<file path="design/flow/run.sh">
#!/bin/bash
# the make line also repeats each setting of config.mk as NAME=value (left out here)
make -C /OpenROAD-flow-scripts/flow DESIGN_CONFIG=/design/flow/config.mk WORK_HOME=/design/flow/orfs CLKGATE_MAP_FILE= finish
</file>
<file path="design/flow/config.mk">
export PLATFORM = sky130hd
export DESIGN_NAME = accel_display
export DESIGN_NICKNAME = accel_display
export VERILOG_FILES = /design/flow/design.v
export SDC_FILE = /design/flow/constraint.sdc
export NUM_CORES = 4
export LEC_CHECK = 0
export CAP_MARGIN = 30
export CORE_MARGIN = 2
export CORE_UTILIZATION = 39
export CTS_CLUSTER_SIZE = 96
export GPL_ROUTABILITY_DRIVEN = 1
export GPL_TIMING_DRIVEN = 0
export MAX_ROUTING_LAYER = met4
export PLACE_DENSITY_LB_ADDON = 0.03
export SETUP_SLACK_MARGIN = 5.0
export SLEW_MARGIN = 15
export TNS_END_PERCENT = 15
</file>
<file path="design/flow/constraint.sdc">
create_clock -name core_clock -period 17.7 [get_ports {clk}]
set_input_delay 3.5400 -clock core_clock [delete_from_list [all_inputs] [get_ports {clk}]]
set_output_delay 3.5400 -clock core_clock [all_outputs]
set_load 0.01 [all_outputs]
</file>
<file path="design/flow/design.v">
module seg7 (in,out);
	input wire [3:0] in;
	output reg [7:0] out;
	wire [1:0] wire_part;
	reg [5:0] reg_part;
	assign wire_part[1] = 1; 
	assign wire_part[0] = (in[3]&in[2]&(~in[1])&(~in[0])) | ((~in[3])&in[2]&in[1]&in[0]) | ((~in[3])&(~in[2])&(~in[1]));
	always @ (in[3:0]) begin
		case ({in[3],in[2],in[1],in[0]})
			4'b0000: begin
				reg_part = 6'b000000;
				out = {wire_part,reg_part};
			end
			4'b0001: begin
				reg_part = 6'b111001;
				out = {wire_part,reg_part};
			end
			4'b0010: begin
				reg_part = 6'b100100;
				out = {wire_part,reg_part};
			end
			4'b0011: begin
				reg_part = 6'b110000;
				out = {wire_part,reg_part};
			end
			4'b0100: begin
				reg_part = 6'b011001;
				out = {wire_part,reg_part};
			end
			4'b0101: begin
				reg_part = 6'b010010;
				out = {wire_part,reg_part};
			end
			4'b0110: begin
				reg_part = 6'b000010;
				out = {wire_part,reg_part};
			end
			4'b0111: begin
				reg_part = 6'b111000;
				out = {wire_part,reg_part};
			end
			4'b1000: begin
				reg_part = 6'b000000;
				out = {wire_part,reg_part};
			end
			4'b1001: begin
				reg_part = 6'b011000;
				out = {wire_part,reg_part};
			end
			4'b1010: begin
				reg_part = 6'b001000;
				out = {wire_part,reg_part};
			end
			4'b1011: begin
				reg_part = 6'b000011;
				out = {wire_part,reg_part};
			end
			4'b1100: begin
				reg_part = 6'b000110;
				out = {wire_part,reg_part};
			end
			4'b1101: begin
				reg_part = 6'b100001;
				out = {wire_part,reg_part};
			end
			4'b1110: begin
				reg_part = 6'b000110;
				out = {wire_part,reg_part};
			end
			4'b1111: begin
				reg_part = 6'b001110;
				out = {wire_part,reg_part};
			end
		endcase
	end
endmodule
module BCDconvert (bin, nothing, sign, hunBCD, tenBCD, oneBCD);
	input [9:0] bin;
	input [0:0] nothing;
	output reg [7:0] hunBCD, tenBCD, oneBCD;
	output reg [7:0] sign;
	wire [21:0] word;
	reg [21:0] bin2shift;
	reg [9:0] posbin;
	reg [3:0] hun, ten, one;
	wire [7:0] hunD, tenD, oneD;
	assign word = {4'b0000, 4'b0000, 4'b0000, posbin};
	seg7 a0 (.in(one), .out(oneD));
	seg7 a1 (.in(ten), .out(tenD));
	seg7 a2 (.in(hun), .out(hunD));
	always @(*) begin
		posbin = 10'd0;
		bin2shift = 22'd0;
		one = 4'd0;
		ten = 4'd0;
		hun = 4'd0;
		if (! nothing) begin
			if (bin[9] == 1'b1) begin
				sign = 8'b10111111;
				posbin = -bin;
			end else begin
				posbin = bin;
				sign = 8'd255;
			end
			bin2shift = word;
			if (bin2shift[21:18] >= 4'd5) 
				bin2shift[21:18] = bin2shift[21:18] + 4'd3;
			if (bin2shift[17:14] >= 4'd5)
				bin2shift[17:14] = bin2shift[17:14] + 4'd3;
			if (bin2shift[13:10] >= 4'd5)
				bin2shift[13:10] = bin2shift[13:10] + 4'd3;
			bin2shift = bin2shift << 1;
			if (bin2shift[21:18] >= 4'd5) 
				bin2shift[21:18] = bin2shift[21:18] + 4'd3;
			if (bin2shift[17:14] >= 4'd5)
				bin2shift[17:14] = bin2shift[17:14] + 4'd3;
			if (bin2shift[13:10] >= 4'd5)
				bin2shift[13:10] = bin2shift[13:10] + 4'd3;
			bin2shift = bin2shift << 1;
			if (bin2shift[21:18] >= 4'd5) 
				bin2shift[21:18] = bin2shift[21:18] + 4'd3;
			if (bin2shift[17:14] >= 4'd5)
				bin2shift[17:14] = bin2shift[17:14] + 4'd3;
			if (bin2shift[13:10] >= 4'd5)
				bin2shift[13:10] = bin2shift[13:10] + 4'd3;
			bin2shift = bin2shift << 1;
			if (bin2shift[21:18] >= 4'd5) 
				bin2shift[21:18] = bin2shift[21:18] + 4'd3;
			if (bin2shift[17:14] >= 4'd5)
				bin2shift[17:14] = bin2shift[17:14] + 4'd3;
			if (bin2shift[13:10] >= 4'd5)
				bin2shift[13:10] = bin2shift[13:10] + 4'd3;
			bin2shift = bin2shift << 1;
			if (bin2shift[21:18] >= 4'd5) 
				bin2shift[21:18] = bin2shift[21:18] + 4'd3;
			if (bin2shift[17:14] >= 4'd5)
				bin2shift[17:14] = bin2shift[17:14] + 4'd3;
			if (bin2shift[13:10] >= 4'd5)
				bin2shift[13:10] = bin2shift[13:10] + 4'd3;
			bin2shift = bin2shift << 1;
			if (bin2shift[21:18] >= 4'd5) 
				bin2shift[21:18] = bin2shift[21:18] + 4'd3;
			if (bin2shift[17:14] >= 4'd5)
				bin2shift[17:14] = bin2shift[17:14] + 4'd3;
			if (bin2shift[13:10] >= 4'd5)
				bin2shift[13:10] = bin2shift[13:10] + 4'd3;
			bin2shift = bin2shift << 1;
			if (bin2shift[21:18] >= 4'd5) 
				bin2shift[21:18] = bin2shift[21:18] + 4'd3;
			if (bin2shift[17:14] >= 4'd5)
				bin2shift[17:14] = bin2shift[17:14] + 4'd3;
			if (bin2shift[13:10] >= 4'd5)
				bin2shift[13:10] = bin2shift[13:10] + 4'd3;
			bin2shift = bin2shift << 1;
			if (bin2shift[21:18] >= 4'd5) 
				bin2shift[21:18] = bin2shift[21:18] + 4'd3;
			if (bin2shift[17:14] >= 4'd5)
				bin2shift[17:14] = bin2shift[17:14] + 4'd3;
			if (bin2shift[13:10] >= 4'd5)
				bin2shift[13:10] = bin2shift[13:10] + 4'd3;
			bin2shift = bin2shift << 1;
			if (bin2shift[21:18] >= 4'd5) 
				bin2shift[21:18] = bin2shift[21:18] + 4'd3;
			if (bin2shift[17:14] >= 4'd5)
				bin2shift[17:14] = bin2shift[17:14] + 4'd3;
			if (bin2shift[13:10] >= 4'd5)
				bin2shift[13:10] = bin2shift[13:10] + 4'd3;
			bin2shift = bin2shift << 1;
			if (bin2shift[21:18] >= 4'd5) 
				bin2shift[21:18] = bin2shift[21:18] + 4'd3;
			if (bin2shift[17:14] >= 4'd5)
				bin2shift[17:14] = bin2shift[17:14] + 4'd3;
			if (bin2shift[13:10] >= 4'd5)
				bin2shift[13:10] = bin2shift[13:10] + 4'd3;
			bin2shift = bin2shift << 1;
			one = bin2shift[13:10];
			ten = bin2shift[17:14];
			hun = bin2shift[21:18];
			hunBCD = hunD;
			tenBCD = tenD;
			oneBCD = oneD;
		end
		else begin
			 sign = 8'b10111111;
			 hunBCD = 8'b10111111;
			 tenBCD = 8'b10111111;
			 oneBCD = 8'b10111111;
	   end
	end
endmodule
module ram( clock, address, data_out);
	input clock;
	input [7:0] address;  
	output reg [11:0] data_out;
	reg [11:0] mem[255:0];
	initial begin
		mem[0]    = 12'b0010_0100_0111;
		mem[1]    = 12'b0010_0100_0111;
		mem[2]    = 12'b0010_0100_0111;
		mem[3]    = 12'b0010_0100_0111;
		mem[4]    = 12'b0010_0100_0111;
		mem[5]    = 12'b0010_0100_0111;
		mem[6]    = 12'b0010_0100_0111;
		mem[7]    = 12'b0010_0100_0111;
		mem[8]    = 12'b0010_0100_0111;
		mem[9]    = 12'b0010_0100_0111;
		mem[10]    = 12'b0010_0100_0111;
		mem[11]    = 12'b0010_0100_0111;
		mem[12]    = 12'b0010_0100_0111;
		mem[13]    = 12'b0010_0100_0111;
		mem[14]    = 12'b0010_0100_0111;
		mem[15]    = 12'b0010_0100_0111;
		mem[16]    = 12'b0010_0100_0111;
		mem[17]    = 12'b0010_0100_0111;
		mem[18]    = 12'b0010_0100_0111;
		mem[19]    = 12'b0010_0100_0111;
		mem[20]    = 12'b0010_0100_0111;
		mem[21]    = 12'b0010_0100_0111;
		mem[22]    = 12'b0010_0100_0111;
		mem[23]    = 12'b0010_0100_0111;
		mem[24]    = 12'b0010_0100_0111;
		mem[25]    = 12'b0010_0100_0111;
		mem[26]    = 12'b0010_0100_0111;
		mem[27]    = 12'b0010_0100_0111;
		mem[28]    = 12'b0010_0100_0111;
		mem[29]    = 12'b0010_0100_0111;
		mem[30]    = 12'b0010_0100_0111;
		mem[31]    = 12'b0010_0100_0111;
		mem[32]    = 12'b0010_0100_0111;
		mem[33]    = 12'b0010_0100_0111;
		mem[34]    = 12'b0010_0100_0111;
		mem[35]    = 12'b0010_0100_0111;
		mem[36]    = 12'b0010_0100_0111;
		mem[37]    = 12'b0010_0100_0111;
		mem[38]    = 12'b0010_0100_0111;
		mem[39]    = 12'b0010_0100_0111;
		mem[40]    = 12'b0010_0100_0111;
		mem[41]    = 12'b0010_0100_0111;
		mem[42]    = 12'b0010_0100_0111;
		mem[43]    = 12'b0010_0100_0111;
		mem[44]    = 12'b0010_0100_0111;
		mem[45]    = 12'b0010_0100_0111;
		mem[46]    = 12'b0010_0100_0111;
		mem[47]    = 12'b0010_0100_0111;
		mem[48]    = 12'b0010_0100_0111;
		mem[49]    = 12'b0010_0100_0111;
		mem[50]    = 12'b0010_0100_0111;
		mem[51]    = 12'b0010_0100_0111;
		mem[52]    = 12'b0010_0100_0111;
		mem[53]    = 12'b0010_0100_0111;
		mem[54]    = 12'b0010_0100_0111;
		mem[55]    = 12'b0010_0100_0111;
		mem[56]    = 12'b0010_0100_0111;
		mem[57]    = 12'b0010_0100_0111;
		mem[58]    = 12'b0010_0100_0111;
		mem[59]    = 12'b0010_0100_0111;
		mem[60]    = 12'b0010_0100_0111;
		mem[61]    = 12'b0010_0100_0111;
		mem[62]    = 12'b0010_0100_0111;
		mem[63]    = 12'b0010_0100_0111;
		mem[64]    = 12'b1000_1000_1000;
		mem[65]    = 12'b1000_1000_1000;
		mem[66]    = 12'b1000_1000_1000;
		mem[67]    = 12'b1000_1000_1000;
		mem[68]    = 12'b1000_1000_1000;
		mem[69]    = 12'b1000_1000_1000;
		mem[70]    = 12'b0010_0100_0111;
		mem[71]    = 12'b0010_0100_0111;
		mem[72]    = 12'b0010_0100_0111;
		mem[73]    = 12'b0010_0100_0111;
		mem[74]    = 12'b1000_1000_1000;
		mem[75]    = 12'b1000_1000_1000;
		mem[76]    = 12'b1000_1000_1000;
		mem[77]    = 12'b1000_1000_1000;
		mem[78]    = 12'b1000_1000_1000;
		mem[79]    = 12'b1000_1000_1000;
		mem[80]    = 12'b1000_1000_1000;
		mem[81]    = 12'b1000_1000_1000;
		mem[82]    = 12'b1000_1000_1000;
		mem[83]    = 12'b1000_1000_1000;
		mem[84]    = 12'b1000_1000_1000;
		mem[85]    = 12'b1000_1000_1000;
		mem[86]    = 12'b0010_0100_0111;
		mem[87]    = 12'b0010_0100_0111;
		mem[88]    = 12'b0010_0100_0111;
		mem[89]    = 12'b0010_0100_0111;
		mem[90]    = 12'b1000_1000_1000;
		mem[91]    = 12'b1000_1000_1000;
		mem[92]    = 12'b1000_1000_1000;
		mem[93]    = 12'b1000_1000_1000;
		mem[94]    = 12'b1000_1000_1000;
		mem[95]    = 12'b1000_1000_1000;
		mem[96]    = 12'b1000_1000_1000;
		mem[97]    = 12'b1000_1000_1000;
		mem[98]    = 12'b1000_1000_1000;
		mem[99]    = 12'b1000_1000_1000;
		mem[100]    = 12'b1000_1000_1000;
		mem[101]    = 12'b1000_1000_1000;
		mem[102]    = 12'b0010_0100_0111;
		mem[103]    = 12'b0010_0100_0111;
		mem[104]    = 12'b0010_0100_0111;
		mem[105]    = 12'b0010_0100_0111;
		mem[106]    = 12'b1000_1000_1000;
		mem[107]    = 12'b1000_1000_1000;
		mem[108]    = 12'b1000_1000_1000;
		mem[109]    = 12'b1000_1000_1000;
		mem[110]    = 12'b1000_1000_1000;
		mem[111]    = 12'b1000_1000_1000;
		mem[112]    = 12'b1000_1000_1000;
		mem[113]    = 12'b1000_1000_1000;
		mem[114]    = 12'b1000_1000_1000;
		mem[115]    = 12'b1000_1000_1000;
		mem[116]    = 12'b1000_1000_1000;
		mem[117]    = 12'b1000_1000_1000;
		mem[118]    = 12'b0010_0100_0111;
		mem[119]    = 12'b0010_0100_0111;
		mem[120]    = 12'b0010_0100_0111;
		mem[121]    = 12'b0010_0100_0111;
		mem[122]    = 12'b1000_1000_1000;
		mem[123]    = 12'b1000_1000_1000;
		mem[124]    = 12'b1000_1000_1000;
		mem[125]    = 12'b1000_1000_1000;
		mem[126]    = 12'b1000_1000_1000;
		mem[127]    = 12'b1000_1000_1000;
		mem[128]    = 12'b1000_1000_1000;
		mem[129]    = 12'b1000_1000_1000;
		mem[130]    = 12'b1000_1000_1000;
		mem[131]    = 12'b1000_1000_1000;
		mem[132]    = 12'b1000_1000_1000;
		mem[133]    = 12'b1000_1000_1000;
		mem[134]    = 12'b0010_0100_0111;
		mem[135]    = 12'b0010_0100_0111;
		mem[136]    = 12'b0010_0100_0111;
		mem[137]    = 12'b0010_0100_0111;
		mem[138]    = 12'b1000_1000_1000;
		mem[139]    = 12'b1000_1000_1000;
		mem[140]    = 12'b1000_1000_1000;
		mem[141]    = 12'b1000_1000_1000;
		mem[142]    = 12'b1000_1000_1000;
		mem[143]    = 12'b1000_1000_1000;
		mem[144]    = 12'b1000_1000_1000;
		mem[145]    = 12'b1000_1000_1000;
		mem[146]    = 12'b1000_1000_1000;
		mem[147]    = 12'b1000_1000_1000;
		mem[148]    = 12'b1000_1000_1000;
		mem[149]    = 12'b1000_1000_1000;
		mem[150]    = 12'b0010_0100_0111;
		mem[151]    = 12'b0010_0100_0111;
		mem[152]    = 12'b0010_0100_0111;
		mem[153]    = 12'b0010_0100_0111;
		mem[154]    = 12'b1000_1000_1000;
		mem[155]    = 12'b1000_1000_1000;
		mem[156]    = 12'b1000_1000_1000;
		mem[157]    = 12'b1000_1000_1000;
		mem[158]    = 12'b1000_1000_1000;
		mem[159]    = 12'b1000_1000_1000;
		mem[160]    = 12'b1000_1000_1000;
		mem[161]    = 12'b1000_1000_1000;
		mem[162]    = 12'b1000_1000_1000;
		mem[163]    = 12'b1000_1000_1000;
		mem[164]    = 12'b1000_1000_1000;
		mem[165]    = 12'b1000_1000_1000;
		mem[166]    = 12'b0010_0100_0111;
		mem[167]    = 12'b0010_0100_0111;
		mem[168]    = 12'b0010_0100_0111;
		mem[169]    = 12'b0010_0100_0111;
		mem[170]    = 12'b1000_1000_1000;
		mem[171]    = 12'b1000_1000_1000;
		mem[172]    = 12'b1000_1000_1000;
		mem[173]    = 12'b1000_1000_1000;
		mem[174]    = 12'b1000_1000_1000;
		mem[175]    = 12'b1000_1000_1000;
		mem[176]    = 12'b1000_1000_1000;
		mem[177]    = 12'b1000_1000_1000;
		mem[178]    = 12'b1000_1000_1000;
		mem[179]    = 12'b1000_1000_1000;
		mem[180]    = 12'b1000_1000_1000;
		mem[181]    = 12'b1000_1000_1000;
		mem[182]    = 12'b0010_0100_0111;
		mem[183]    = 12'b0010_0100_0111;
		mem[184]    = 12'b0010_0100_0111;
		mem[185]    = 12'b0010_0100_0111;
		mem[186]    = 12'b1000_1000_1000;
		mem[187]    = 12'b1000_1000_1000;
		mem[188]    = 12'b1000_1000_1000;
		mem[189]    = 12'b1000_1000_1000;
		mem[190]    = 12'b1000_1000_1000;
		mem[191]    = 12'b1000_1000_1000;
		mem[192]    = 12'b0010_0100_0111;
		mem[193]    = 12'b0010_0100_0111;
		mem[194]    = 12'b0010_0100_0111;
		mem[195]    = 12'b0010_0100_0111;
		mem[196]    = 12'b0010_0100_0111;
		mem[197]    = 12'b0010_0100_0111;
		mem[198]    = 12'b0010_0100_0111;
		mem[199]    = 12'b0010_0100_0111;
		mem[200]    = 12'b0010_0100_0111;
		mem[201]    = 12'b0010_0100_0111;
		mem[202]    = 12'b1000_1000_1000;
		mem[203]    = 12'b1000_1000_1000;
		mem[204]    = 12'b1000_1000_1000;
		mem[205]    = 12'b1000_1000_1000;
		mem[206]    = 12'b1000_1000_1000;
		mem[207]    = 12'b1000_1000_1000;
		mem[208]    = 12'b0010_0100_0111;
		mem[209]    = 12'b0010_0100_0111;
		mem[210]    = 12'b0010_0100_0111;
		mem[211]    = 12'b0010_0100_0111;
		mem[212]    = 12'b0010_0100_0111;
		mem[213]    = 12'b0010_0100_0111;
		mem[214]    = 12'b0010_0100_0111;
		mem[215]    = 12'b0010_0100_0111;
		mem[216]    = 12'b0010_0100_0111;
		mem[217]    = 12'b0010_0100_0111;
		mem[218]    = 12'b1000_1000_1000;
		mem[219]    = 12'b1000_1000_1000;
		mem[220]    = 12'b1000_1000_1000;
		mem[221]    = 12'b1000_1000_1000;
		mem[222]    = 12'b1000_1000_1000;
		mem[223]    = 12'b1000_1000_1000;
		mem[224]    = 12'b0010_0100_0111;
		mem[225]    = 12'b0010_0100_0111;
		mem[226]    = 12'b0010_0100_0111;
		mem[227]    = 12'b0010_0100_0111;
		mem[228]    = 12'b0010_0100_0111;
		mem[229]    = 12'b0010_0100_0111;
		mem[230]    = 12'b0010_0100_0111;
		mem[231]    = 12'b0010_0100_0111;
		mem[232]    = 12'b0010_0100_0111;
		mem[233]    = 12'b0010_0100_0111;
		mem[234]    = 12'b1000_1000_1000;
		mem[235]    = 12'b1000_1000_1000;
		mem[236]    = 12'b1000_1000_1000;
		mem[237]    = 12'b1000_1000_1000;
		mem[238]    = 12'b1000_1000_1000;
		mem[239]    = 12'b1000_1000_1000;
		mem[240]    = 12'b0010_0100_0111;
		mem[241]    = 12'b0010_0100_0111;
		mem[242]    = 12'b0010_0100_0111;
		mem[243]    = 12'b0010_0100_0111;
		mem[244]    = 12'b0010_0100_0111;
		mem[245]    = 12'b0010_0100_0111;
		mem[246]    = 12'b0010_0100_0111;
		mem[247]    = 12'b0010_0100_0111;
		mem[248]    = 12'b0010_0100_0111;
		mem[249]    = 12'b0010_0100_0111;
		mem[250]    = 12'b1000_1000_1000;
		mem[251]    = 12'b1000_1000_1000;
		mem[252]    = 12'b1000_1000_1000;
		mem[253]    = 12'b1000_1000_1000;
		mem[254]    = 12'b1000_1000_1000;
		mem[255]    = 12'b1000_1000_1000;
	end
	always @(posedge clock) begin
		data_out <= mem[address];  
	end
endmodule 
module vga_controller (pixel_clk, reset_n, h_sync, v_sync, disp_ena, column, row);
	input pixel_clk;
	input reset_n;
	output reg h_sync;
	output reg v_sync;
	output reg disp_ena;
	output reg [9:0] column;
	output reg [9:0] row;
	reg  [9:0] h_count, v_count;
	wire [9:0] h_next, v_next;
	assign h_next = (h_count < 10'd799) ? h_count + 10'd1 : 10'd0;
	assign v_next = (h_count < 10'd799) ? v_count :
	                ((v_count < 10'd524) ? v_count + 10'd1 : 10'd0);
	always @(posedge pixel_clk) begin
		if (!reset_n) begin
			h_count  <= 10'd0;
			v_count  <= 10'd0;
			h_sync   <= 1'b1;
			v_sync   <= 1'b1;
			disp_ena <= 1'b0;
			column   <= 10'd0;
			row      <= 10'd0;
		end else begin
			h_count <= h_next;
			v_count <= v_next;
			h_sync  <= (h_next < 10'd656) || (h_next >= 10'd752);
			v_sync  <= (v_next < 10'd490) || (v_next >= 10'd492);
			if (h_next < 10'd640) column <= h_next;
			if (v_next < 10'd480) row    <= v_next;
			disp_ena <= (h_next < 10'd640) && (v_next < 10'd480);
		end
	end
endmodule
module smoothFilter (clock, reset_n, enable, select, data_x, data_update, smooth_out);
	input clock;
	input reset_n;
	input enable;
	input [1:0] select;
	input [15:0] data_x;
	input [0:0] data_update;
	output reg [32:0] smooth_out;
	reg [32:0] sum;
	reg [32:0] smooth_c, smooth_hold;
	reg [255:0] shiftreg, shiftreg_c;
	always @(posedge clock) begin
		if (!reset_n) begin
			shiftreg    <= 256'd0;
			smooth_hold <= 33'd0;
		end else begin
			shiftreg <= shiftreg_c;
			if (enable == 1'b0)
				smooth_hold <= smooth_c;
		end
	end
	always @(*) begin
	   if (data_update) begin
			shiftreg_c = (shiftreg << 16) + {240'd0, data_x}; 
		end
		else begin
			shiftreg_c = shiftreg;
		end
	end
	always @(*) begin
		sum = 33'd0;
		case (select) 
			2'b00: smooth_c = shiftreg[15:0]; 
			2'b01: begin 
				sum = shiftreg[15:0] + shiftreg[31:16];
				smooth_c = sum >> 1; end
			2'b10: begin
				sum = shiftreg[15:0] + shiftreg[31:16] + shiftreg[47:32] + shiftreg[63:48];
				smooth_c = sum >> 2; end
			default: begin
				sum = shiftreg[15:0] + shiftreg[31:16] + shiftreg[47:32] + shiftreg[63:48]
						+ shiftreg[79:64] + shiftreg[95:80] + shiftreg[111:96] + shiftreg[127:112]
						+ shiftreg[143:128] + shiftreg[159:144] + shiftreg[175:160] + shiftreg[191:176]
						+ shiftreg[207:192] + shiftreg[223:208] + shiftreg[239:224] + shiftreg[255:240];
				smooth_c = sum >> 4; end
		endcase
		if (enable == 1'b0)
			smooth_out = smooth_c;
		else
			smooth_out = smooth_hold;
	end
endmodule
module accel_display(
	input 		          		clk,         
	input 		          		reset_n,
	input 		     [1:0]		SW,
	input 		          		data_update,
	input 		     [15:0]		data_x,
	input 		     [15:0]		data_y,
	output		     [7:0]		HEX0,
	output		     [7:0]		HEX1,
	output		     [7:0]		HEX2,
	output		     [7:0]		HEX3,
	output		reg  [3:0]		VGA_B,
	output		reg  [3:0]		VGA_G,
	output		reg          	VGA_HS,
	output		reg  [3:0]		VGA_R,
	output		reg          	VGA_VS
);
	wire [32:0] smooth_outx, smooth_outy;
	reg  [9:0] pixel_x1, pixel_x2; 
	wire [9:0] x1, x2;
	reg  [9:0] pixel_y1, pixel_y2;
	wire [9:0] y1, y2;
	reg  [7:0] addr;
	wire [11:0] colors;
	reg  [0:0] en;
	reg  [0:0] en_q;
	reg  [9:0] count;
	wire [9:0]  col, row;
	reg  [3:0]   red, green, blue;
	wire  h_sync, v_sync;
	wire  disp_ena;
	smoothFilter x_axis (.clock(clk), .reset_n(reset_n), .enable(VGA_HS), .select(SW[1:0]), .data_x(data_x), 
	                     .data_update(data_update), .smooth_out(smooth_outx));
	smoothFilter y_axis (.clock(clk), .reset_n(reset_n), .enable(VGA_VS), .select(SW[1:0]), .data_x(data_y), 
	                     .data_update(data_update), .smooth_out(smooth_outy));
	BCDconvert BCD_x (.bin(count), .nothing(1'b0), .sign(HEX3), 
	                  .hunBCD(HEX2), .tenBCD(HEX1), .oneBCD(HEX0));
	always @(posedge clk) begin
		if (disp_ena == 1'b1) begin
			VGA_R <= red;
			VGA_B <= blue;
			VGA_G <= green;
		end else begin
			VGA_R <= 4'd0;
			VGA_B <= 4'd0;
			VGA_G <= 4'd0;
		end
		VGA_HS <= h_sync;
		VGA_VS <= v_sync;
	end
	vga_controller control (.pixel_clk(clk), .reset_n(reset_n), .h_sync (h_sync),
                           .v_sync(v_sync), .disp_ena(disp_ena), .column(col), .row(row));
	ram  memory (.clock(clk), .address(addr) , .data_out(colors));
	assign x1 = 10'd311 + smooth_outx[9:0];
	assign x2 = 10'd326 + smooth_outx[9:0];
	assign y1 = 10'd231 + smooth_outy[9:0];
	assign y2 = 10'd246 + smooth_outy[9:0];
	always @(*) begin 
		pixel_x1 = x1;
		pixel_x2 = x2;
	end
	always @(*) begin
		if (y1[9] == 1'b1) begin
			pixel_y1 = 10'd0;
			pixel_y2 = 10'd15;
		end
		else if (y2 >= 10'd479) begin
			pixel_y1 = 10'd464;
			pixel_y2 = 10'd479;
		end
		else begin
			pixel_y1 = y1;
			pixel_y2 = y2;
		end
	end
	always @(posedge clk) begin
		if (!reset_n) begin
			en_q  <= 1'b0;
			count <= 10'd0;
		end else begin
			en_q <= en;
			if (en && !en_q)
				count <= count + 10'd1;
		end
	end
	always @(*) begin
		addr = (row[9:0] - pixel_y1)*16 + (col[9:0] - pixel_x1);
		en   = (pixel_y1 == 10'd0 || pixel_y2 == 10'd479 || pixel_x1 == 10'd55 || pixel_x2 == 10'b1000110000);
	   if ( (col[9:0] >= pixel_x1) && (col[9:0] <= pixel_x2) && (row[9:0] >= pixel_y1 ) && (row[9:0] <= pixel_y2) ) begin
			red     = colors [11:8]; 
			green   = colors [7:4];
			blue    = colors [3:0];
		end
		else begin                                                                             
			if (en) begin
				red     = 4'hf;  
				green   = 4'h0;
				blue    = 4'h0;
			end else begin
				red     = 4'h0;  
				green   = 4'h0;
				blue    = 4'h0;
			end
		end
	end
endmodule
</file>
==> results of run 1 <==
-- metrics by stage --
step                      hold WS [ns]  power (mW)  cell area [um^2]  instances
after floorplan                  0.310        1.42             34600       3606
after global placement           0.311        1.51             36700       4836
after detailed placement         0.312        1.52             36900       4851
after CTS                        0.352        2.95             39800       5011
after global routing             0.354        3.02             40400       5042
final                            0.349        2.91             40400       5043
-- final cells by class --
| class | instances | area [um^2] | area share [%] |
|---|---|---|---|
| Multi-Input combinational cell | 2455 | 22200 | 55.0 |
| Sequential cell | 531 | 10600 | 26.4 |
| Clock buffer | 94 | 1930 | 4.78 |
| Inverter | 462 | 1740 | 4.32 |
| Tap cell | 1165 | 1460 | 3.61 |
| Timing Repair Buffer | 152 | 1370 | 3.38 |
| Buffer | 158 | 694 | 1.72 |
| Clock inverter | 25 | 325 | 0.806 |
| Antenna cell | 1 | 2.50 | 0.00620 |
-- timing repair --
item                                    in CTS  in global routing
buffers inserted                            40                 26
endpoints found under the setup margin      28                 28
pin swaps                                   20                 27
cloned                                       1                  0
resized                                    108                 76
-- per-layer routing --
layer	wire length, um	track usage, %	share of wire (%)
met5	0	-	0
met4	2860	6.08	2.9
met3	3170	2.81	3.2
met2	46900	37.0	48
met1	44600	28.6	46
==> Changelog: implementation, run 1 <==
## Flow update

* Outcome: complete, no violations
* Clock transition at path regs at 0.06 ns
* Seq. pwr at around 1.2 mW
* Final period util at a little under three quarters
* Worst-Margin Slew at 1.03 ns
* First drt pass iteration count at 8
* Hold Path Depth at 0
* Post-Route Skew at 0.0286 ns
* AND-OR/OR-AND Cells, Area Fraction at 8.24%
* Leak at 18.4 nW
* Sw frac at roughly 26%
* Largest net degree at the start of global routing at 13
* Port Buffers at 65
* Overflow after GRT at 0
* RR Startpoint: y_axis.shiftreg[0]$_SDFFE_PN0P_
* Req. time, crit path at 14.16 ns
* Fillcell total at around 8500
* # H-tree levels at 3
* CP bufs+invs at 8
* # Cells Yosys at 3595
* Hold_buf cts at 0
* Power Density at 72.1 mW/mm^2
* Worst Hold Class: flop to flop
* Area fraction in mux cells at 14.4%
* Top cell by count, worst path: nand2b_4
* Ys Warns at 6
* Fin nets at 4332
* Biggest area consumer among synthesized cells: dfxtp_1
* Starting DRT DRC Count at 1361
* Setup_tns at 0 ns
* Cell Type Count at between 100 and 150
* Net Switching at 753 uW
* Internal power at between 2 and 2.5 mW
* Setup crit end: HEX1[5]
* CTS buffer count at between 60 and 70
* Final ANT Viol Nets at 0
* Die Height at 302 um
* Synth top area cells: dfxtp_1 (31%), fa_1 (18%), mux2i_1 (14%)
* GRT Total Usage at 22.3%
* RR Endpoint: memory.data_out[9]$_DFF_P_
* Drt wl/cell at between 15 and 20 um
* R2r setup slk at 5.55 ns
* Post-synth top flop: dfxtp_1
* HP Start: control.v_sync$_SDFF_PN1_
* CP max FO at 5
* Pre-CTS setup slack at roughly 3.3 ns
* Synthesized instance count at roughly 3600
* Critical Path Start Type: flop
* Critical Path Stages at 47
* Seq share, synth at 30.7%
* CTS root buf: clkbuf_16
* Kind of critical path: flop to output pin
* Width of the die at slightly above 300 um
* RSZ-0062 raised after global routing: true
* Yosys simple share at 11.4%
* Worst R2R Path Depth at 46
* Clock buffer depth at 3
* Worst Setup SP: count[3]$_SDFFE_PN0P_
* Area growth syn-to-layout at 16.8%
* Synthesized-area fraction occupied by adder cells at about a quarter
* Worst skew pair latency at 0.63 ns
* Top pwr grp: clock
* Setup-failing EPs final at 0
* Crit path capture type: output pin
* Half-perimeter wire length after placement at 77600 um
* Max IR drop VDD at about 0.068 mV
* Maximum capacitance violations at 0
* DR DRC count at 0
* Most frequent cells after synthesis: nor2_1 (576), dfxtp_1 (531), mux2i_1 (473)
* CTS sink count at 531
* Tool Warnings at 53
* Syn Std Cell Area at between 0.03 and 0.04 mm^2
* YS chip area at 0.0346 mm^2
* Dominant kind of combinational cell: adder cells
* Seq pwr share at 41.8%
* Seq cells post-synth at 531
* Slew HR at 30.2%
* Synth async-reset ratio at 0%
* Worst Path Arrival at roughly 9.0 ns
* Worst path top cell family by delay: simple AND/OR/NAND/NOR gates
* Power Combinational at 279 uW
* Final Max Slew Viols at 0
* First-pass GRT wire length at about 150000 um
* Final hold vios at 0
* Hold Crit Endpoint: VGA_VS$_DFF_P_
* Vias/cell at between 4 and 5
* Core area at 0.0881 mm^2
* Clock Power at 1.42 mW
* Rows at 109
* FP Util at 39.3%
* Clock group share of total power at 48.7%
* Top-area cell share at 30.7%
* Comb power frac at a little under a tenth
* Post-route worst setup slack at between 5 and 6 ns
* Area of the die at 0.0911 mm^2
* Fin crit period at 12.57 ns
* Vias at between 20000 and 30000
* Mean area per synthesized cell at 9.62 um^2
* Slowest CP cell: or4b_4
* GPL Wtd Cong at between 0.8 and 0.9
* Count leader, synth: nor2_1
* Vias in the first global route at 25711
* CTS tree: yes
* Final WL at approximately 98000 um
* I/O pin cnt at 83
* Initial antenna violation count at 1
* Finished Core Util at 45.8%
* FMAX at 0.0796 GHz
* Xor+xnor area frac at 4.63%
* CP max stage delay at 0.48 ns
* Post-synth EDFFs at 0
==> run 2: changes to the inputs <==
ABC_AREA = 1   (was not set)
CAP_MARGIN = 5   (was 30)
CORE_UTILIZATION = 72   (was 39)
CTS_CLUSTER_DIAMETER = 227   (was not set)
CTS_CLUSTER_SIZE = not set   (was 96)
GPL_ROUTABILITY_DRIVEN = not set   (was 1)
GPL_TIMING_DRIVEN = not set   (was 0)
MAX_ROUTING_LAYER = not set   (was met4)
PLACE_DENSITY_LB_ADDON = not set   (was 0.03)
SETUP_SLACK_MARGIN = not set   (was 5.0)
SLEW_MARGIN = 20   (was 15)
TNS_END_PERCENT = not set   (was 15)
clock period = 12.5 ns   (was 17.7 ns; I/O delays follow)
==> Changelog: implementation, run 2 <==
## Flow update

* Clock group share of total power at between 20% and 30%
* # Cells Yosys at between 4000 and 5000
* Area fraction in mux cells at 0%
* Placement Cell Area at approximately 0.036 mm^2
* First drt pass iteration count at 7
* Critical Path Stages at about 65
* Setup-failing EPs final at 0
* Top cell by count, worst path: inv_1
* HP Start: control.v_sync$_SDFF_PN1_
* Setup crit end: HEX1[0]
* Final WL at ~73000 um
* Critical Path Start Type: flop
* Most frequent cells after synthesis: nor2_1 (819), inv_1 (647), dfxtp_1 (531)
* Fin nets at 4949
* Hold Crit Endpoint: VGA_VS$_DFF_P_
* Area growth syn-to-layout at 8.05%
* I/O pin cnt at 83
* Worst-Margin Slew at between 1 and 1.5 ns
* Seq pwr share at 22.4%
* R2r setup slk at 0.91 ns
* CTS buffer count at ~56
* Synthesized instance count at roughly 4500
* Dpl cells at 5002
* Vias/cell at 5.46
* Req. time, crit path at 10.00 ns
* Rows at 80
* # H-tree levels at 2
* CP bufs+invs at 16
* Maximum capacitance violations at 0
* CP max stage delay at 0.53 ns
* First-pass GRT wire length at 126000 um
* CTS root buf: clkbuf_16
* Syn Std Cell Area at roughly 0.035 mm^2
* Area of the die at 0.0502 mm^2
* Cell Type Count at 69
* Mean area per synthesized cell at a little under 8 um^2
* RR Startpoint: y_axis.shiftreg[0]$_SDFFE_PN0P_
* Fin crit period at 11.63 ns
* Biggest area consumer among synthesized cells: dfxtp_1
* Setup_tns at 0 ns
* Seq share, synth at 30.5%
* Top-area cell share at 30.5%
* Starting DRT DRC Count at between 1500 and 2000
* Worst path top cell family by delay: simple AND/OR/NAND/NOR gates
* Worst Path Arrival at 9.13 ns
* Xor+xnor area frac at 2.96%
* Final hold vios at 0
* RSZ-0062 raised after global routing: false
* Sw frac at around 43%
* Worst hold slack at between 0.3 and 0.4 ns
* Seq cells post-synth at 531
* Power Density at 221 mW/mm^2
* Vias at 27873
* Max IR drop VDD at 0.309 mV
* Top pwr grp: combinational cells
* Final ANT Viol Nets at 0
* Worst R2R Path Depth at 55
* DR DRC count at 0
* Vias in the first global route at 26724
* CTS tree: yes
* Drt wl/cell at between 10 and 15 um
* Ys Warns at 6
* FP Util at around three quarters
* GRT Total Usage at ~30%
* Slew HR at 28.0%
* Clock buffer depth at 3
* CP max FO at 11
* Width of the die at 224 um
* Fin cells at 5107
* Final Max Slew Viols at 0
* Crit path capture type: output pin
* Core area at 0.0477 mm^2
* Hold Path Depth at 0
* Worst skew pair latency at slightly above 0.6 ns
* Port Buffers at 66
* RR Endpoint: memory.data_out[9]$_DFF_P_
* Clock transition at path regs at around 0.06 ns
* Final instance area at 0.0377 mm^2
* YS chip area at 0.0349 mm^2
* Largest net degree at the start of global routing at 155
* Count leader, synth: nor2_1
* Net Switching at 3.59 mW
* Slowest CP cell: clkdlybuf4s50_1
* Outcome: complete, no violations
* GPL Wtd Cong at 0.898
* Yosys simple share at 20.6%
* Post-synth EDFFs at 0
* Initial antenna violation count at 2
* Comb power frac at 55.7%
* FMAX at 0.0860 GHz
* Tool Warnings at 71
* Post-Route Skew at 0.0251 ns
* Die Height at 224 um
* Inserted Diodes at 0
* Clock Power at about 1.8 mW
* Total power at 8.33 mW
* Synth async-reset ratio at 0%
* Leak at 18.0 nW
* Seq. pwr at 1.87 mW
* Internal power at 4.75 mW
* Half-perimeter wire length after placement at 50400 um
* Final period util at 93.0%
* Dominant kind of combinational cell: adder cells
* AND-OR/OR-AND Cells, Area Fraction at a little over an eighth
* Power Combinational at between 4 and 5 mW
* Overflow after GRT at 0
* Worst Hold Class: flop to flop
* Synth top area cells: dfxtp_1 (30%), fa_1 (17%), nor2_1 (8.8%)
* Post-synth top flop: dfxtp_1
* Worst Setup SP: count[0]$_SDFFE_PN0P_
* Synthesized-area fraction occupied by adder cells at 23.3%
* CTS sink count at 531
* Kind of critical path: flop to output pin
run 2: repair_timing:
| action | CTS | global route |
|---|---|---|
| setup endpoints to repair | 0 | 21 |
| setup buffers | 0 | 0 |
| resized | 0 | 9 |
| hold buffers | 0 | 0 |
run 2: area by class of cell:
type	instances	area, um^2
timing repair buffer	78	761
sequential	531	10600
inverter	674	2540
clock inverter	19	323
clock buffer	86	1730
fill	3435	10000
multi-input combinational	3104	20900
tap	615	769
run 2: routing by layer:
metal,global-route usage [%],up-vias,part of all wire (%)
met3,4.72,120,5.5
met1,41.2,13099,45
met5,0,-,0.032
met4,7.94,4,2.5
li1,-,14043,-
met2,49.6,607,47
run 2: per-stage QoR:
| stage | util, % | setup WS [ns] |
|---|---|---|
| final | 79.0 | 0.873 |
| after floorplan | - | 2.18 |
| after detailed placement | 74.6 | 1.03 |
| after CTS | 78.9 | 0.491 |
| after global placement | 74.6 | 1.05 |
| after global routing | 79.0 | 0.0429 |
==> run 3: changes to the inputs <==
CAP_MARGIN = 20   (was 5)
CORE_ASPECT_RATIO = 0.7   (was not set)
CTS_CLUSTER_DIAMETER = 381   (was 227)
CTS_CLUSTER_SIZE = 100   (was not set)
PLACE_DENSITY = 0.39   (was not set)
SETUP_SLACK_MARGIN = 2.07   (was not set)
clock period = 9.55 ns   (was 12.5 ns; I/O delays follow)
==> Changelog: implementation, run 3 <==
## Flow update

* Outcome: aborted with a tool error
* Port Buffers at around 66
* CTS root buf: clkbuf_16
* Width of the die at 267 um
* Hold_buf cts at 0
* Synthesized instance count at about 4500
* Post-synth top flop: dfxtp_1
* Die Height at between 150 and 200 um
* GPL Wtd Cong at 0.876
* Core area at 0.0479 mm^2
* Half-perimeter wire length after placement at 56200 um
* Seq cells post-synth at about 530
* Ys Warns at 6
* Biggest area consumer among synthesized cells: dfxtp_1
* Area fraction in mux cells at 0%
* Most frequent cells after synthesis: nor2_1 (819), inv_1 (647), dfxtp_1 (531)
* # Cells Yosys at 4489
* Syn Std Cell Area at 0.0349 mm^2
* Clock buffer depth at 3
* FP Util at 72.9%
* YS chip area at 0.0349 mm^2
* First Err: [ERROR GRT-0232] Routing congestion too high. Check the congestion heatmap in the GUI.
* Synth top area cells: dfxtp_1 (30%), fa_1 (17%), nor2_1 (8.8%)
* Area of the die at 0.0503 mm^2
* Cell Type Count at 69
* Xor+xnor area frac at under 10%
* Stopped at: global routing
* # H-tree levels at 1
* GRT Total Usage at 77.6%
* Dominant kind of combinational cell: adder cells
* Seq share, synth at 30.5%
* Dpl cells at 5289
* Rows at 67
* Synthesized-area fraction occupied by adder cells at 23.3%
* Placement Cell Area at 0.0383 mm^2
* Overflow after GRT at ~430
* I/O pin cnt at 83
* Mean area per synthesized cell at 7.77 um^2
* CTS buffer count at 9
* Top-area cell share at 30.5%
* Count leader, synth: nor2_1
* Post-synth EDFFs at 0
* Yosys simple share at between 20 and 25%
* CTS sink count at between 500 and 600
* AND-OR/OR-AND Cells, Area Fraction at approximately an eighth
* Synth async-reset ratio at 0%
## run 3: routing by layer
metal / GRT usage [%] / GRT overflow
met5: 54.3 / 5
met4: 63.9 / 108
met3: 68.3 / 60
met2: 88.3 / 194
met1: 82.0 / 64
## run 3: what timing repair did
item                       4_1_cts
gates resized                  458
buffers inserted               183
pin swaps                      209
cloned                           2
setup endpoints to repair       47
## run 3: metrics by stage
stage	setup WS, ns	power, mW
after floorplan	-0.0859	7.52
after global placement	-0.735	9.87
after detailed placement	-0.895	10.1
after CTS	-0.583	12.0
==> run 4: changes to the inputs <==
ABC_AREA = not set   (was 1)
CORE_ASPECT_RATIO = not set   (was 0.7)
CTS_CLUSTER_DIAMETER = 221   (was 381)
CTS_CLUSTER_SIZE = 14   (was 100)
GPL_ROUTABILITY_DRIVEN = 1   (was not set)
PLACE_DENSITY = not set   (was 0.39)
PLACE_DENSITY_LB_ADDON = 0.04   (was not set)
SETUP_SLACK_MARGIN = 1.17   (was 2.07)
SLEW_MARGIN = 10   (was 20)
TNS_END_PERCENT = 5   (was not set)
clock period = 10.9 ns   (was 9.55 ns; I/O delays follow)
==> Changelog: implementation, run 4 <==
## Flow update

* Fin nets at around 4300
* First-pass GRT wire length at 127000 um
* Internal power at 2.87 mW
* Worst-Margin Slew at slightly above 1 ns
* Ys Warns at 6
* Xor+xnor area frac at about 4.6%
* Post-synth EDFFs at 0
* Final instance area at between 0.04 and 0.05 mm^2
* HP Start: control.v_sync$_SDFF_PN1_
* Vias at 25711
* Maximum capacitance violations at 0
* Synth top area cells: dfxtp_1 (31%), fa_1 (18%), mux2i_1 (14%)
* Synthesized-area fraction occupied by adder cells at 23.5%
* CP max stage delay at 0.54 ns
* I/O pin cnt at 83
* Seq. pwr at 1.97 mW
* Area of the die at approximately 0.05 mm^2
* Setup crit end: memory.data_out[9]$_DFF_P_
* CTS tree: yes
* Most frequent cells after synthesis: nor2_1 (576), dfxtp_1 (531), mux2i_1 (473)
* Crit path capture type: flop
* Tool Warnings at ~62
* Rows at 80
* Layout Check Fail Reasons: negative setup slack
* RR Endpoint: memory.data_out[9]$_DFF_P_
* Count leader, synth: nor2_1
* RSZ-0062 raised after global routing: true
* DR DRC count at 0
* Net Switching at a little under 1 mW
* Area fraction in mux cells at approximately 14%
* Worst Hold Class: flop to flop
* Biggest area consumer among synthesized cells: dfxtp_1
* Clock group share of total power at 36.8%
* CP max FO at 4
* Fin crit period at 11.07 ns
* Post-route worst setup slack at -0.170 ns
* Worst path top cell family by delay: adder cells
* Initial antenna violation count at 0
* Clock buffer depth at 3
* Final hold vios at 0
* Vias in the first global route at 26757
* Placement Cell Area at around 0.037 mm^2
* Die Height at 223 um
* Port Buffers at 66
* Yosys simple share at 11.4%
* Worst Path Arrival at 11.54 ns
* YS chip area at 0.0346 mm^2
* Hold_buf cts at 0
* Sw frac at around a quarter
* Top cell by count, worst path: fa_1
* CTS sink count at about 530
* Syn Std Cell Area at 0.0346 mm^2
* GPL Wtd Cong at about 0.90
* FP Util at 72.7%
* Half-perimeter wire length after placement at around 53000 um
* Synth async-reset ratio at 0%
* Pre-CTS setup slack at -0.707 ns
* Seq share, synth at a little under a third
* Power Density at 96.0 mW/mm^2
* Outcome: complete, but fails checks
* Largest net degree at the start of global routing at 206
* Leak at ~18 nW
* Final period util at 102%
* Setup-failing EPs final at 18
* Area growth syn-to-layout at 15.7%
* Req. time, crit path at 11.37 ns
* Clock transition at path regs at 0.07 ns
* Kind of critical path: flop to flop
* Inserted Diodes at 0
* Synthesized instance count at around 3600
* Dominant kind of combinational cell: adder cells
* Top-area cell share at 30.7%
* # H-tree levels at 2
* Power Combinational at 456 uW
* Seq pwr share at 51.3%
* Vias/cell at 5.82
* Overflow after GRT at 0
* Width of the die at 223 um
* Top pwr grp: sequential cells
* Worst R2R Path Depth at around 46
* Drt wl/cell at 17.6 um
* Final Max Slew Viols at 0
* Final WL at 77800 um
* R2r setup slk at -0.17 ns
* Slew HR at between 30% and 40%
* Mean area per synthesized cell at ~9.6 um^2
* Max IR drop VDD at 0.138 mV
* Hold Crit Endpoint: VGA_VS$_DFF_P_
* Worst Setup SP: y_axis.shiftreg[1]$_SDFFE_PN0P_
* Cell Type Count at 113
* Worst skew pair latency at around 0.6 ns
* Hold Path Depth at 0
* CP bufs+invs at 9
* GRT Total Usage at a little under a third
* RR Startpoint: y_axis.shiftreg[1]$_SDFFE_PN0P_
* CTS buffer count at ~43
* Seq cells post-synth at 531
* # Cells Yosys at between 3000 and 4000
* Post-synth top flop: dfxtp_1
* Clock Power at around 1.4 mW
* AND-OR/OR-AND Cells, Area Fraction at 8.24%
* Critical Path Stages at 46
* Starting DRT DRC Count at 1697
* Core area at 0.0475 mm^2
* Comb power frac at 11.9%
* Final ANT Viol Nets at 0
* Slowest CP cell: fa_1
* First drt pass iteration count at 7
* FMAX at 0.0903 GHz
* CTS root buf: clkbuf_16
* Critical Path Start Type: flop
* Post-Route Skew at 0.0270 ns
-- run 4: area by class of cell --
| type | count | area (um^2) |
|---|---|---|
| tap | 615 | 769 |
| clock buffer | 45 | 1100 |
| clock inverter | 2 | 25.0 |
| inverter | 462 | 1750 |
| multi-input combinational | 2455 | 23200 |
| sequential | 531 | 10600 |
| fill | 2679 | 7530 |
| timing repair buffer | 306 | 2480 |
-- run 4: what timing repair did --
item | in CTS | in global routing
resized | 268 | 102
gates cloned | 1 | 1
endpoints found under the hold margin | 0 | 0
setup buffers | 58 | 12
pin swaps | 147 | 91
endpoints found under the setup margin | 39 | 39
-- run 4: metrics by stage --
stage | utilization, % | instances | hold slack, ns | total power [mW] | setup TNS [ns]
2_1_floorplan | - | 3606 | 0.310 | 2.30 | 0
3_3_place_gp | 77.6 | 4295 | 0.312 | 2.40 | -2.19
3_5_place_dp | 77.6 | 4295 | 0.312 | 2.42 | -12.81
4_1_cts | 82.8 | 4401 | 0.330 | 3.84 | -1.41
5_1_grt | 84.2 | 4416 | 0.338 | 3.96 | -9.99
6_report | 84.2 | 4416 | 0.330 | 3.84 | -1.23
-- run 4: metal layers --
layer,global-route usage (%),part of all wire (%),vias up
met2,56.4,53,559
met4,11.1,3.1,0
met1,37.3,40,12828
met3,4.20,3.8,168
li1,-,-,12156
met5,0,0,-
==> run 5: changes to the inputs <==
CORE_UTILIZATION = 65   (was 72)
CTS_CLUSTER_DIAMETER = not set   (was 221)
CTS_CLUSTER_SIZE = 41   (was 14)
GPL_ROUTABILITY_DRIVEN = not set   (was 1)
PLACE_DENSITY_LB_ADDON = not set   (was 0.04)
SETUP_SLACK_MARGIN = -1.22   (was 1.17)
SLEW_MARGIN = 20   (was 10)
TNS_END_PERCENT = not set   (was 5)
clock period = 13.2 ns   (was 10.9 ns; I/O delays follow)
==> Changelog: implementation, run 5 <==
## Flow update

* Outcome: complete, but fails checks
* Layout Check Fail Reasons: negative setup slack
* Post-Route Skew at 0.0328 ns
* Post-route worst setup slack at -0.313 ns
* Tool Warnings at 61
* Vias in the first global route at 24464
* Hold_buf cts at 0
* FMAX at ~0.074 GHz
* Crit path capture type: output pin
* Hold Crit Endpoint: VGA_VS$_DFF_P_
* Clock buffer depth at 3
* GRT Total Usage at 24.9%
* Area growth syn-to-layout at 9.02%
* First drt pass iteration count at 5
* Synthesized-area fraction occupied by adder cells at 23.5%
* Setup_tns at -4.23 ns
* Final period util at 102%
* Xor+xnor area frac at under 10%
* Fin nets at 4101
* Die Height at between 200 and 250 um
* Area fraction in mux cells at 14.4%
* GPL Wtd Cong at 0.888
* Biggest area consumer among synthesized cells: dfxtp_1
* CTS root buf: clkbuf_16
* Overflow after GRT at 0
* Top cell by count, worst path: ha_1
* AND-OR/OR-AND Cells, Area Fraction at 8.24%
* Worst-Margin Slew at around 1.1 ns
* RR Startpoint: y_axis.shiftreg[1]$_SDFFE_PN0P_
* Internal power at 2.74 mW
* Req. time, crit path at 10.56 ns
* Ys Warns at 6
* Seq share, synth at 30.7%
* Yosys simple share at 11.4%
* Final hold vios at 0
* Worst Hold Class: flop to flop
* Top-area cell share at a little under a third
* Final ANT Viol Nets at 0
* Leak at 17.5 nW
* Hold Path Depth at 0
* Synth async-reset ratio at 0%
* Clock group share of total power at between 40% and 50%
* HP Start: control.v_sync$_SDFF_PN1_
* Critical Path Start Type: flop
* Synthesized instance count at about 3600
* Inserted Diodes at 0
* R2r setup slk at 0.91 ns
* Initial antenna violation count at 0
* CTS sink count at 531
* Final Max Slew Viols at 0
* Vias/cell at 5.51
* CP max stage delay at 0.53 ns
* Syn Std Cell Area at 0.0346 mm^2
* Sw frac at 24.2%
* Seq. pwr at about 1.6 mW
* Slowest CP cell: clkdlybuf4s50_1
* Most frequent cells after synthesis: nor2_1 (576), dfxtp_1 (531), mux2i_1 (473)
* Count leader, synth: nor2_1
* Critical Path Stages at 48
* Setup-failing EPs final at 21
* Kind of critical path: flop to output pin
* Largest net degree at the start of global routing at ~210
* Maximum capacitance violations at 0
* Max IR drop VDD at 0.141 mV
* Power Density at 95.8 mW/mm^2
* YS chip area at 0.0346 mm^2
* Port Buffers at 66
* Area of the die at 0.0551 mm^2
* Worst skew pair latency at 0.63 ns
* First-pass GRT wire length at 116000 um
* Seq pwr share at 45.1%
* Slew HR at around 28%
* # H-tree levels at 2
* Total power at 3.61 mW
* Power Combinational at 310 uW
* Worst hold slack at 0.326 ns
* I/O pin cnt at 83
* Synth top area cells: dfxtp_1 (31%), fa_1 (18%), mux2i_1 (14%)
* # Cells Yosys at 3595
* Core area at 0.0526 mm^2
* Mean area per synthesized cell at 9.62 um^2
* Final WL at 68200 um
* Worst path top cell family by delay: simple AND/OR/NAND/NOR gates
* CP max FO at 10
* Dominant kind of combinational cell: adder cells
* Vias at 23852
* DR DRC count at 0
* Post-synth EDFFs at 0
* Width of the die at 235 um
* Post-synth top flop: dfxtp_1
* Fillcell total at just under 4000
* Worst Setup SP: count[0]$_SDFFE_PN0P_
* Net Switching at 875 uW
* RR Endpoint: memory.data_out[9]$_DFF_P_
* Rows at 84
* Clock Power at 1.67 mW
* Clock transition at path regs at 0.06 ns
* Worst Path Arrival at 10.87 ns
* Comb power frac at 8.6%
* Setup crit end: HEX1[5]
* Drt wl/cell at 15.7 um
* Cell Type Count at 113
* CP bufs+invs at 6
* Top pwr grp: clock
* Fin crit period at 13.51 ns
* CTS tree: yes
* CTS buffer count at 58
* FP Util at roughly two thirds
* Worst R2R Path Depth at around 48
* Seq cells post-synth at ~530
* Starting DRT DRC Count at 1212
* Half-perimeter wire length after placement at 50000 um
## run 5: area by class of cell
type                            instances  area [um^2]  share of cell area, %
Multi-Input combinational cell       2455        21600                   57.4
Clock buffer                           79         1650                   4.38
Tap cell                              688          861                   2.28
Sequential cell                       531        10600                   28.2
Timing Repair Buffer                   89          856                   2.27
Inverter                              462         1740                   4.62
Clock inverter                         28          330                  0.876
## run 5: repair_timing
action,in CTS,in global routing
setup buffers,0,1
endpoints found under the setup margin,0,21
resized,0,7
## run 5: through the flow
stage                     setup slack (ns)  instance area (um^2)  std cells  util, %
after floorplan                       1.47                 34600       3606        -
after global placement               0.356                 35700       4223     67.8
after detailed placement            -0.204                 35700       4223     67.8
after CTS                           -0.889                 37600       4330     71.6
after global routing                 -1.23                 37700       4332     71.7
final                               -0.313                 37700       4332     71.7
## run 5: per-layer routing
metal  vias to the layer above  GRT usage, %  wire, um
met5                         -             0         0
met3                       104          2.95      2160
met4                         0          7.23      1840
met1                     11630          32.0     30000
li1                      11789             -         -
met2                       329          44.0     34200
==> run 6: changes to the inputs <==
CELL_PAD_IN_SITES_DETAIL_PLACEMENT = 2   (was not set)
CORE_UTILIZATION = 63   (was 65)
CTS_CLUSTER_SIZE = 66   (was 41)
MIN_ROUTING_LAYER = met2   (was not set)
SETUP_SLACK_MARGIN = 0.05   (was -1.22)
clock period = 9.99 ns   (was 13.2 ns; I/O delays follow)
==> Changelog: implementation, run 6 <==
## Flow update

* Outcome: aborted with a tool error
* Stopped at: detailed placement
* First Err: [ERROR DPL-0033] detailed placement checks failed during check placement.
* FP Util at 64.0%
* Top-area cell share at a little under a third
* Synthesized instance count at 3595
* Ys Warns at 6
* Area of the die at 0.0568 mm^2
* Core area at 0.0540 mm^2
* I/O pin cnt at 83
* Post-synth EDFFs at 0
* Yosys simple share at between 10% and 20%
* Most frequent cells after synthesis: nor2_1 (576), dfxtp_1 (531), mux2i_1 (473)
* Synth async-reset ratio at 0%
* Seq share, synth at 30.7%
* Mean area per synthesized cell at 9.62 um^2
* Seq cells post-synth at 531
* Rows at ~85
* Synth top area cells: dfxtp_1 (31%), fa_1 (18%), mux2i_1 (14%)
* Cell Type Count at between 100 and 150
* Xor+xnor area frac at under 10%
* Die Height at 238 um
* YS chip area at 0.0346 mm^2
* Port Buffers at roughly 66
* AND-OR/OR-AND Cells, Area Fraction at around 8.2%
* Area fraction in mux cells at 14.4%
* Biggest area consumer among synthesized cells: dfxtp_1
* # Cells Yosys at 3595
* Post-synth top flop: dfxtp_1
* Count leader, synth: nor2_1
* Synthesized-area fraction occupied by adder cells at 23.5%
* GPL Wtd Cong at around 0.92
* Syn Std Cell Area at 0.0346 mm^2
* Width of the die at 238 um
* Dominant kind of combinational cell: adder cells
==> run 6: through the flow <==
step / setup WS (ns) / setup TNS (ns) / total power, mW
3_3_place_gp: -0.969 / -22.04 / 2.67
2_1_floorplan: -0.406 / -3.79 / 2.52
==> run 7: changes to the inputs <==
ABC_AREA = 1   (was not set)
CAP_MARGIN = 30   (was 20)
CELL_PAD_IN_SITES_GLOBAL_PLACEMENT = 0   (was not set)
CORE_ASPECT_RATIO = 1.19   (was not set)
CORE_MARGIN = 3   (was 2)
CORE_UTILIZATION = 26   (was 63)
CTS_CLUSTER_SIZE = 96   (was 66)
GPL_ROUTABILITY_DRIVEN = 1   (was not set)
GPL_TIMING_DRIVEN = 0   (was not set)
MAX_ROUTING_LAYER = met5   (was not set)
MIN_ROUTING_LAYER = not set   (was met2)
PLACE_DENSITY_LB_ADDON = 0.11   (was not set)
SETUP_SLACK_MARGIN = -1.12   (was 0.05)
SLEW_MARGIN = 15   (was 20)
TNS_END_PERCENT = 35   (was not set)
clock period = 17.7 ns   (was 9.99 ns; I/O delays follow)
==> Changelog: implementation, run 7 <==
## Flow update

* Area of the die at between 0.1 and 0.15 mm^2
* Seq pwr share at around 20%
* Final ANT Viol Nets at 0
* FMAX at roughly 0.077 GHz
* Post-synth top flop: dfxtp_1
* Syn Std Cell Area at 0.0349 mm^2
* Top cell by count, worst path: inv_1
* CP max stage delay at 0.54 ns
* Width of the die at 342 um
* Worst skew pair latency at 0.65 ns
* Xor+xnor area frac at under 10%
* Net Switching at 3.00 mW
* Setup crit end: HEX1[3]
* Power Density at 162 mW/mm^2
* AND-OR/OR-AND Cells, Area Fraction at 13.0%
* Vias in the first global route at 32773
* First-pass GRT wire length at 197000 um
* CTS buffer count at 67
* Top-area cell share at 30.5%
* Biggest area consumer among synthesized cells: dfxtp_1
* Vias/cell at 4.64
* Setup_tns at 0 ns
* Fin crit period at 13.07 ns
* Half-perimeter wire length after placement at 103000 um
* Yosys simple share at 20.6%
* Hold_buf cts at 0
* Leak at approximately 18 nW
* Drt wl/cell at 19.5 um
* Post-route worst setup slack at 4.63 ns
* Setup-failing EPs final at 0
* I/O pin cnt at 83
* Seq share, synth at a little under a third
* CTS sink count at 531
* Cts repair resizes at 0
* Core area at 0.133 mm^2
* Final hold vios at 0
* CTS root buf: clkbuf_16
* # Cells Yosys at 4489
* Ys Warns at 6
* Fillcell total at 15432
* Req. time, crit path at 14.16 ns
* Hold Path Depth at 0
* Rows at 146
* Clock buffer depth at 3
* Final period util at 73.9%
* Comb power frac at 57.2%
* Worst-Margin Slew at 1.05 ns
* Worst Path Arrival at 9.53 ns
* First drt pass iteration count at 5
* Final WL at 126000 um
* Slew HR at a little under a third
* RR Startpoint: y_axis.shiftreg[0]$_SDFFE_PN0P_
* Final Max Slew Viols at 0
* Worst R2R Path Depth at 55
* Synth async-reset ratio at 0%
* Synth top area cells: dfxtp_1 (30%), fa_1 (17%), nor2_1 (8.8%)
* Critical Path Start Type: flop
* Outcome: complete, no violations
* Post-synth EDFFs at 0
* Largest net degree at the start of global routing at 13
* Post-Route Skew at 0.0179 ns
* Area growth syn-to-layout at 14.9%
* Tool Warnings at 51
* Initial antenna violation count at 2
* Area fraction in mux cells at 0%
* Power Combinational at approximately 3.7 mW
* Hold Crit Endpoint: VGA_HS$_DFF_P_
* CP bufs+invs at 17
* Slowest CP cell: clkdlybuf4s50_1
* Pre-CTS setup slack at 5.14 ns
* Seq cells post-synth at 531
* CTS tree: yes
* GRT Total Usage at 18.3%
* Worst Setup SP: count[0]$_SDFFE_PN0P_
* Synthesized instance count at 4489
* Seq. pwr at 1.33 mW
* Crit path capture type: output pin
* DR DRC count at 0
* RR Endpoint: memory.data_out[9]$_DFF_P_
* Dpl cells at 6344
* GPL Wtd Cong at 0.822
* Kind of critical path: flop to output pin
* Clock transition at path regs at 0.06 ns
* R2r setup slk at 5.54 ns
* Synthesized-area fraction occupied by adder cells at between 20% and 30%
* RSZ-0062 raised after global routing: false
* Starting DRT DRC Count at around 1400
* Die Height at 406 um
* Top pwr grp: combinational cells
* HP Start: control.h_sync$_SDFF_PN1_
* YS chip area at 0.0349 mm^2
* Maximum capacitance violations at 0
* Most frequent cells after synthesis: nor2_1 (819), inv_1 (647), dfxtp_1 (531)
* Max IR drop VDD at 0.145 mV
* Worst Hold Class: flop to flop
* Worst path top cell family by delay: simple AND/OR/NAND/NOR gates
* Critical Path Stages at 66
* # H-tree levels at 3
* Setup bufs post-CTS at 0
* Count leader, synth: nor2_1
* Vias at roughly 30000
* Cell Type Count at 69
* Overflow after GRT at 0
* FP Util at 26.2%
* Clock Power at 1.45 mW
* Port Buffers at 62
* Fin nets at 5141
* Internal power at 3.49 mW
* Fin cells at 6462
* Sw frac at 46.3%
* Dominant kind of combinational cell: adder cells
* Mean area per synthesized cell at just under 8 um^2
* CP max FO at 10
* Clock group share of total power at 22.3%
==> run 7: cell type report <==
cell class                 count  area (um^2)  share of cell area (%)
multi-input combinational   3104        20900                    52.2
sequential                   531        10600                    26.5
inverter                     674         2540                    6.33
tap                         1776         2220                    5.54
clock buffer                 103         2060                    5.13
buffer                       191          843                    2.10
timing repair buffer          68          699                    1.74
clock inverter                14          185                   0.462
antenna                        1         2.50                 0.00624
==> run 7: per-stage QoR <==
stage          area [um^2]  hold WS, ns  util [%]  power [mW]
6_report             40100        0.325      30.1        6.49
5_1_grt              40100        0.347      30.1        7.13
4_1_cts              40100        0.328      30.1        6.58
3_5_place_dp         37900        0.314      28.4        5.08
3_3_place_gp         37800        0.311      28.4        5.00
2_1_floorplan        34900        0.310         -        3.88
==> run 7: per-layer routing <==
metal | GRT usage (%) | wire [um] | up-vias
met3 | 1.73 | 3480 | 118
met1 | 24.1 | 58600 | 15199
li1 | - | - | 14382
met5 | 0 | 0 | -
met2 | 32.1 | 61500 | 316
met4 | 4.50 | 2380 | 0
==> run 8: changes to the inputs <==
ABC_AREA = not set   (was 1)
CAP_MARGIN = 20   (was 30)
CELL_PAD_IN_SITES_DETAIL_PLACEMENT = not set   (was 2)
CELL_PAD_IN_SITES_GLOBAL_PLACEMENT = not set   (was 0)
CORE_ASPECT_RATIO = not set   (was 1.19)
CORE_MARGIN = 2   (was 3)
CORE_UTILIZATION = 63   (was 26)
CTS_CLUSTER_SIZE = 41   (was 96)
GPL_ROUTABILITY_DRIVEN = not set   (was 1)
GPL_TIMING_DRIVEN = not set   (was 0)
MAX_ROUTING_LAYER = not set   (was met5)
PLACE_DENSITY_LB_ADDON = not set   (was 0.11)
SETUP_SLACK_MARGIN = not set   (was -1.12)
SLEW_MARGIN = 20   (was 15)
TNS_END_PERCENT = not set   (was 35)
clock period = 14.3 ns   (was 17.7 ns; I/O delays follow)
==> Changelog: implementation, run 8 <==
## Flow update

* Max IR drop VDD at 0.0883 mV
* Starting DRT DRC Count at 1131
* Fin crit period at 13.65 ns
* Clock group share of total power at 47.7%
* HP Start: control.v_sync$_SDFF_PN1_
* Seq pwr share at 43.9%
* I/O pin cnt at about 83
* Fin cells at 4335
* Pre-CTS setup slack at 0.0241 ns
* Tool Warnings at ~63
* RR Startpoint: y_axis.shiftreg[1]$_SDFFE_PN0P_
* Outcome: complete, no violations
* Worst R2R Path Depth at between 40 and 50
* Core area at approximately 0.054 mm^2
* CP bufs+invs at 6
* CP max FO at 15
* Xor+xnor area frac at 4.63%
* Power Combinational at 286 uW
* Count leader, synth: nor2_1
* Hold Path Depth at 0
* Post-synth top flop: dfxtp_1
* Vias/cell at about 5.5
* Fillcell total at 4183
* Most frequent cells after synthesis: nor2_1 (576), dfxtp_1 (531), mux2i_1 (473)
* Half-perimeter wire length after placement at 49200 um
* Drt wl/cell at between 15 and 20 um
* Ys Warns at 6
* Req. time, crit path at approximately 11 ns
* Yosys simple share at approximately 11%
* Worst Path Arrival at 10.79 ns
* Total power at 3.42 mW
* Synthesized-area fraction occupied by adder cells at 23.5%
* Mean area per synthesized cell at 9.62 um^2
* Hold_buf cts at 0
* Clock buffer depth at 3
* FMAX at 0.0733 GHz
* Worst hold slack at 0.330 ns
* Slowest CP cell: clkdlybuf4s50_1
* Syn Std Cell Area at 0.0346 mm^2
* Post-synth EDFFs at 0
* Hold Crit Endpoint: VGA_VS$_DFF_P_
* Sw frac at 23.7%
* Placement Cell Area at 0.0356 mm^2
* Overflow after GRT at 0
* Final Max Slew Viols at 0
* Vias at 23881
* Top pwr grp: clock
* Comb area at approximately 0.022 mm^2
* Synth top area cells: dfxtp_1 (31%), fa_1 (18%), mux2i_1 (14%)
* First drt pass iteration count at 6
* Dominant kind of combinational cell: adder cells
* Clock transition at path regs at 0.06 ns
* Worst Setup SP: count[0]$_SDFFE_PN0P_
* Final instance area at 0.0379 mm^2
* Dpl cells at 4224
* Port Buffers at 66
* Critical Path Stages at ~47
* CTS root buf: clkbuf_16
* YS chip area at ~0.035 mm^2
* Leak at approximately 18 nW
* Clock Power at 1.63 mW
* Worst Hold Class: flop to flop
* Critical Path Start Type: flop
* Top-area cell share at 30.7%
* CTS sink count at 531
* CTS buffer count at 57
* Setup crit end: HEX1[6]
* Post-route worst setup slack at 0.650 ns
* Final period util at 95.5%
* Inserted Diodes at 0
* Kind of critical path: flop to output pin
* Fin nets at 4096
* Synthesized instance count at ~3600
* Area fraction in mux cells at about 14%
* Setup_tns at 0 ns
* Seq share, synth at 30.7%
* CTS tree: yes
* Biggest area consumer among synthesized cells: dfxtp_1
* Slew HR at 24.5%
* CP max stage delay at 0.55 ns
* Final hold vios at 0
* Final WL at 67200 um
* Internal power at 2.61 mW
* Synth async-reset ratio at 0%
* Finished Core Util at around 70%
* First-pass GRT wire length at 116000 um
* Maximum capacitance violations at 0
* Power Density at ~90 mW/mm^2
* Die Height at between 200 and 250 um
* Net Switching at 813 uW
* AND-OR/OR-AND Cells, Area Fraction at slightly above 8%
* Setup-failing EPs final at 0
* Final ANT Viol Nets at 0
* Largest net degree at the start of global routing at between 200 and 250
* GPL Wtd Cong at 0.860
* # Cells Yosys at 3595
* Seq cells post-synth at 531
* FP Util at 64.0%
* Top cell by count, worst path: ha_1
* GRT Total Usage at roughly a quarter
* Crit path capture type: output pin
* # H-tree levels at 2
* Width of the die at roughly 240 um
* Cell Type Count at roughly 110
* Vias in the first global route at 24408
* Initial antenna violation count at 0
* Area of the die at 0.0568 mm^2
* R2r setup slk at 1.91 ns
* Post-Route Skew at approximately 0.035 ns
* Area growth syn-to-layout at 9.71%
* DR DRC count at 0
* Reg area at 0.0106 mm^2
* Worst skew pair latency at 0.63 ns
* Seq. pwr at around 1.5 mW
* Rows at around 85
* Worst-Margin Slew at about 1.1 ns
* Comb power frac at 8.3%
* RR Endpoint: memory.data_out[9]$_DFF_P_
* Worst path top cell family by delay: simple AND/OR/NAND/NOR gates
run 8: repair_timing:
action	4_1_cts	5_1_grt
pin swaps	1	2
resized	4	24
setup endpoints to repair	21	21
buffers inserted	2	3
run 8: layout make-up:
| type | instances | area share (%) |
|---|---|---|
| repair buffers | 85 | 2.26 |
| clock inverters | 33 | 1.35 |
| well taps | 696 | 2.30 |
| multi-input cells | 2455 | 57.3 |
| inverters | 462 | 4.60 |
| flip-flops and latches | 531 | 28.0 |
| clock buffers | 73 | 4.18 |
run 8: layer usage:
layer | vias up | track usage (%) | wire length (um)
met2 | 346 | 43.1 | 33000
met3 | 103 | 3.22 | 2420
met1 | 11624 | 31.3 | 30000
met5 | - | 0 | 0
met4 | 0 | 7.44 | 1730
li1 | 11808 | - | -
Power is estimated from default activity; no workload was simulated.
